Setup of oak:
// axis_gain_wrapper
module axis_gain_wrapper #(
    parameter integer C_S_AXI_DATA_WIDTH = 32,
    parameter integer C_S_AXI_ADDR_WIDTH = 4,
    parameter integer AUDIO_WIDTH        = 16,
    parameter integer GAIN_FBITS         = 12
)(
    input  wire aclk,
    input  wire aresetn,
    input  wire [31:0] s_axis_tdata,
    input  wire        s_axis_tlast,
    input  wire        s_axis_tvalid,
    output wire        s_axis_tready,
    output wire [31:0] m_axis_tdata,
    output wire        m_axis_tlast,
    output wire        m_axis_tvalid,
    input  wire        m_axis_tready,
    input  wire [C_S_AXI_ADDR_WIDTH-1:0] s_axi_awaddr,
    input  wire                          s_axi_awvalid,
    output reg                           s_axi_awready,
    input  wire [C_S_AXI_DATA_WIDTH-1:0] s_axi_wdata,
    input  wire [3:0]                    s_axi_wstrb,
    input  wire                          s_axi_wvalid,
    output reg                           s_axi_wready,
    output reg  [1:0]                    s_axi_bresp,
    output reg                           s_axi_bvalid,
    input  wire                          s_axi_bready,
    input  wire [C_S_AXI_ADDR_WIDTH-1:0] s_axi_araddr,
    input  wire                          s_axi_arvalid,
    output reg                           s_axi_arready,
    output reg  [C_S_AXI_DATA_WIDTH-1:0] s_axi_rdata,
    output reg  [1:0]                    s_axi_rresp,
    output reg                           s_axi_rvalid,
    input  wire                          s_axi_rready
);
==> flow/config.mk <==
export PLATFORM = sky130hd
export DESIGN_NAME = axis_gain_wrapper
export DESIGN_NICKNAME = axis_gain_wrapper
export VERILOG_FILES = /design/flow/design.v
export SDC_FILE = /design/flow/constraint.sdc
export NUM_CORES = 4
export LEC_CHECK = 0
export CAP_MARGIN = 30
export CORE_MARGIN = 2
export CORE_UTILIZATION = 70
export CTS_CLUSTER_DIAMETER = 167
export CTS_CLUSTER_SIZE = 14
export PLACE_DENSITY_LB_ADDON = 0.05
export SETUP_SLACK_MARGIN = -0.73
export SLEW_MARGIN = 20
export TNS_END_PERCENT = 95
==> flow/constraint.sdc <==
create_clock -name core_clock -period 8.77 [get_ports {aclk}]
set_input_delay 1.7540 -clock core_clock [delete_from_list [all_inputs] [get_ports {aclk}]]
set_output_delay 1.7540 -clock core_clock [all_outputs]
set_load 0.01 [all_outputs]
run.sh (not shown) runs the stock make flow with config.mk's settings and CLKGATE_MAP_FILE=.
> inputs changed (oak -> pine)
# oak
export LEC_CHECK = 0
export CAP_MARGIN = 30
export CORE_MARGIN = 2
export CORE_UTILIZATION = 70
export CTS_CLUSTER_DIAMETER = 167
export CTS_CLUSTER_SIZE = 14
export PLACE_DENSITY_LB_ADDON = 0.05
export SETUP_SLACK_MARGIN = -0.73
export SLEW_MARGIN = 20
export TNS_END_PERCENT = 95
create_clock -name core_clock -period 8.77 [get_ports {aclk}]
# pine
export LEC_CHECK = 0
export CAP_MARGIN = 20
export CORE_MARGIN = 2
export CORE_UTILIZATION = 58
export CTS_CLUSTER_SIZE = 14
export SLEW_MARGIN = 20
create_clock -name core_clock -period 4.91 [get_ports {aclk}]
Of oak and pine, only oak finishes the flow clean. Compared with oak, the detailed router inserted more vias in pine. Any difference in smallest hold slack between oak and pine is small enough to ignore. [compare] base=oak new=pine: placement-stage worst setup slack -3.09 ns; sequential cell power +76%. Compared pine vs oak, and share of the cycle needed by the critical path after routing is up in pine.
Inputs modified between pine and birch:
# pine
export LEC_CHECK = 0
export CAP_MARGIN = 20
export CORE_MARGIN = 2
export CORE_UTILIZATION = 58
export CTS_CLUSTER_SIZE = 14
export SLEW_MARGIN = 20
create_clock -name core_clock -period 4.91 [get_ports {aclk}]
# birch
export LEC_CHECK = 0
export CAP_MARGIN = 20
export CORE_MARGIN = 2
export CORE_UTILIZATION = 70
export CTS_CLUSTER_DIAMETER = 146
export CTS_CLUSTER_SIZE = 50
export SLEW_MARGIN = 20
create_clock -name core_clock -period 8.0 [get_ports {aclk}]
Results
Looking only at setup slack, and setting everything else aside, the higher value of birch and pine goes to birch.
Taking pine as the reference, in birch core outline area has decreased, routed wire length has decreased.
Comparing birch and pine, the higher global-route usage is on birch.
Between pine and birch, worst hold slack decreased.
birch ended up with a higher arrival time at the worst endpoint than pine did.
birch ran to completion and came out clean on the timing, design-rule and antenna checks.
What maple does differently from birch at the input level:
# birch
export LEC_CHECK = 0
export CAP_MARGIN = 20
export CORE_MARGIN = 2
export CORE_UTILIZATION = 70
export CTS_CLUSTER_DIAMETER = 146
export CTS_CLUSTER_SIZE = 50
export SLEW_MARGIN = 20
create_clock -name core_clock -period 8.0 [get_ports {aclk}]
# maple
export LEC_CHECK = 0
export ABC_AREA = 1
export CAP_MARGIN = 20
export CELL_PAD_IN_SITES_DETAIL_PLACEMENT = 2
export CORE_ASPECT_RATIO = 0.69
export CORE_MARGIN = 2
export CORE_UTILIZATION = 29
export GPL_TIMING_DRIVEN = 1
export HOLD_SLACK_MARGIN = -0.1
export MIN_ROUTING_LAYER = met2
export PLACE_DENSITY = 0.56
export SLEW_MARGIN = 25
export TNS_END_PERCENT = 30
create_clock -name core_clock -period 8.0 [get_ports {aclk}]
Results
maple: synthesized-area fraction occupied by xor and xnor cells lower than birch
Compared with birch, maple shows a higher chip area estimate from yosys synthesis.
maple vs birch — portion of netlist area occupied by mux cells dropped 1.3 points.
In the reports for maple and birch, the larger post-synthesis cell count from yosys belongs to maple.
Sort maple and birch by per-instance average area after synthesis asc -> top: maple
Die area on maple is up relative to birch.
birch reached the end of the flow, and the finished layout is clean on the timing, design-rule and antenna checks.
maple never completed; the flow aborted with a tool error in global routing.
In the reports for maple and birch, the larger synthesized area belongs to maple.
diff inputs: maple => cedar
# maple
export LEC_CHECK = 0
export ABC_AREA = 1
export CAP_MARGIN = 20
export CELL_PAD_IN_SITES_DETAIL_PLACEMENT = 2
export CORE_ASPECT_RATIO = 0.69
export CORE_MARGIN = 2
export CORE_UTILIZATION = 29
export GPL_TIMING_DRIVEN = 1
export HOLD_SLACK_MARGIN = -0.1
export MIN_ROUTING_LAYER = met2
export PLACE_DENSITY = 0.56
export SLEW_MARGIN = 25
export TNS_END_PERCENT = 30
create_clock -name core_clock -period 8.0 [get_ports {aclk}]
# cedar
export LEC_CHECK = 0
export CAP_MARGIN = 20
export CORE_MARGIN = 2
export CORE_UTILIZATION = 40
export GPL_TIMING_DRIVEN = 0
export SLEW_MARGIN = 20
export TNS_END_PERCENT = 25
create_clock -name core_clock -period 8.0 [get_ports {aclk}]
[summary]
cedar reached the end of the flow, and the finished layout is clean on the timing, design-rule and antenna checks. Taking cedar as 1.0, maple lands at 0.31 on total of cells resized after clock tree synthesis. On die area, maple loses to cedar. When cedar is set beside maple, its fraction of the mapped netlist area in compound gates turns out to be 3.7 points larger. The run showing the smaller placer congestion estimate is maple.

---

axis_gain_wrapper again, from the RTL that the note above started with.
Settings: LEC_CHECK=0, ABC_AREA=1, CAP_MARGIN=20, CORE_MARGIN=2, CORE_UTILIZATION=60, CTS_CLUSTER_DIAMETER=226, CTS_CLUSTER_SIZE=97, PLACE_DENSITY=0.4, SLEW_MARGIN=20, TNS_END_PERCENT=10; clock period 5.01 ns.
The first run finished but failed the layout checks on setup timing.
==> next run, changes <==
ABC_AREA = default   (was 1)
CORE_UTILIZATION = 40   (was 60)
CTS_CLUSTER_DIAMETER = default   (was 226)
CTS_CLUSTER_SIZE = default   (was 97)
PLACE_DENSITY = default   (was 0.4)
TNS_END_PERCENT = default   (was 10)
clock period = 7.82 ns   (was 5.01 ns; I/O delays follow)
Outcome:
- With this change the flow passed the timing, design-rule and antenna checks
- power drops by 61%
- synthesized area falls by 5.7%
- synthesized cell count came out lower by 20%
- sequential power decreases by 36%
- setup slack gains 1.6 ns
- flip-flop count is unchanged
- cell count drops by 13%
- wire length fell by 19%
- count of clock-buffer cells in the layout decreases by 1
- worst hold slack got worse by 0.0081 ns
- design area fell by 12%
==> next run, changes <==
CORE_UTILIZATION = 64   (was 40)
PLACE_DENSITY = 0.35   (was default)
clock period = 12.1 ns   (was 7.82 ns; I/O delays follow)
What happened: The new run finished clean. Clock power came out lower by well over a third. Total power came out lower by well over a third. Synthesized cell count stays the same. Via count came out lower slightly. First-iteration DRC count came out higher by about a fifth.
==> next run, changes <==
CORE_UTILIZATION = 57   (was 64)
PLACE_DENSITY = default   (was 0.35)
clock period = 4.34 ns   (was 12.1 ns; I/O delays follow)
After rerunning:
- The changed run completed, yet does not pass: setup timing
- worst hold slack gets better by 0.0035 ns
- sequential share of layout area is lower by 1.7 points
- final cell count is higher by about a fifth
- sequential power is higher to 2.8 times its value
- worst setup slack gets worse by 4.6 ns
- global-route usage is higher by 0.40 points
- non-clock buffer count is higher by 438

---

Starting RTL as in the previous note.
make LEC_CHECK=0 CAP_MARGIN=0 CELL_PAD_IN_SITES_DETAIL_PLACEMENT=1 CELL_PAD_IN_SITES_GLOBAL_PLACEMENT=3 CORE_ASPECT_RATIO=1.78 CORE_MARGIN=2 CORE_UTILIZATION=46 CTS_CLUSTER_DIAMETER=229 CTS_CLUSTER_SIZE=85 GPL_ROUTABILITY_DRIVEN=1 HOLD_SLACK_MARGIN=-0.05 MAX_ROUTING_LAYER=met5 PLACE_DENSITY=0.77 SETUP_SLACK_MARGIN=-0.73 SLEW_MARGIN=10 TNS_END_PERCENT=95 finish   # period 8.14 ns
The first run completed, yet does not pass: negative setup slack.
Edit:
==> flow/config.mk (replaced) <==
export PLATFORM = sky130hd
export DESIGN_NAME = axis_gain_wrapper
export DESIGN_NICKNAME = axis_gain_wrapper
export VERILOG_FILES = /design/flow/design.v
export SDC_FILE = /design/flow/constraint.sdc
export NUM_CORES = 4
export LEC_CHECK = 0
export CAP_MARGIN = 20
export CORE_MARGIN = 2
export CORE_UTILIZATION = 52
export CTS_CLUSTER_SIZE = 97
export SLEW_MARGIN = 20
==> flow/constraint.sdc (replaced) <==
create_clock -name core_clock -period 9.4 [get_ports {aclk}]
set_input_delay 1.8800 -clock core_clock [delete_from_list [all_inputs] [get_ports {aclk}]]
set_output_delay 1.8800 -clock core_clock [all_outputs]
set_load 0.01 [all_outputs]
Result:
- With this change the flow completed with no timing, DRC or antenna violations
- die size is lower by 11%
- cell area fell by 5.0%
- global-route usage falls by 2.0 points
- setup slack improves by 0.67 ns
- synthesized cell count stays the same
- clock skew stays flat
- hold slack barely changes
- non-clock buffer count shrinks by 165
- synthesized area stays the same
Edit:
--- a/flow/config.mk
+++ b/flow/config.mk
@@ -7,6 +7,10 @@
 export LEC_CHECK = 0
+export ABC_AREA = 1
 export CAP_MARGIN = 20
 export CORE_MARGIN = 2
-export CORE_UTILIZATION = 52
+export CORE_UTILIZATION = 65
+export CTS_CLUSTER_DIAMETER = 226
 export CTS_CLUSTER_SIZE = 97
+export SETUP_SLACK_MARGIN = 1.38
 export SLEW_MARGIN = 20
+export TNS_END_PERCENT = 5
==> flow/constraint.sdc (replaced) <==
create_clock -name core_clock -period 5.01 [get_ports {aclk}]
set_input_delay 1.0020 -clock core_clock [delete_from_list [all_inputs] [get_ports {aclk}]]
set_output_delay 1.0020 -clock core_clock [all_outputs]
set_load 0.01 [all_outputs]
Result:
- The changed run ran to the end with violations: negative setup slack
- final area increases by 21%
- clock skew is about the same
- non-clock buffer count is higher by 364
- wire length goes up by 29%
- worst setup slack is worse by 2.1 ns
- total power increases to 3.3 times its value
- register-to-register slack degrades by 3.4 ns
Edit:
--- a/flow/config.mk
+++ b/flow/config.mk
@@ -7,9 +7,7 @@
 export LEC_CHECK = 0
-export ABC_AREA = 1
 export CAP_MARGIN = 20
 export CORE_MARGIN = 2
-export CORE_UTILIZATION = 65
-export CTS_CLUSTER_DIAMETER = 226
-export CTS_CLUSTER_SIZE = 97
-export SETUP_SLACK_MARGIN = 1.38
+export CORE_UTILIZATION = 54
+export CTS_CLUSTER_DIAMETER = 216
+export CTS_CLUSTER_SIZE = 100
 export SLEW_MARGIN = 20
==> flow/constraint.sdc (replaced) <==
create_clock -name core_clock -period 8.0 [get_ports {aclk}]
set_input_delay 1.6000 -clock core_clock [delete_from_list [all_inputs] [get_ports {aclk}]]
set_output_delay 1.6000 -clock core_clock [all_outputs]
set_load 0.01 [all_outputs]
Outcome: With this change the flow finished with timing, DRC and antenna clean. Area after synthesis decreases by 5.7%. Wire length is lower by 22%. Synthesized cell count is lower by 20%. First-iteration DRC count came out lower by 57%. Via count came out lower by 23%. Cell area came out lower by 13%. Setup slack is better by 1.7 ns. Non-clock buffer count went down by 181.
Power is estimated from default activity; no workload was simulated.
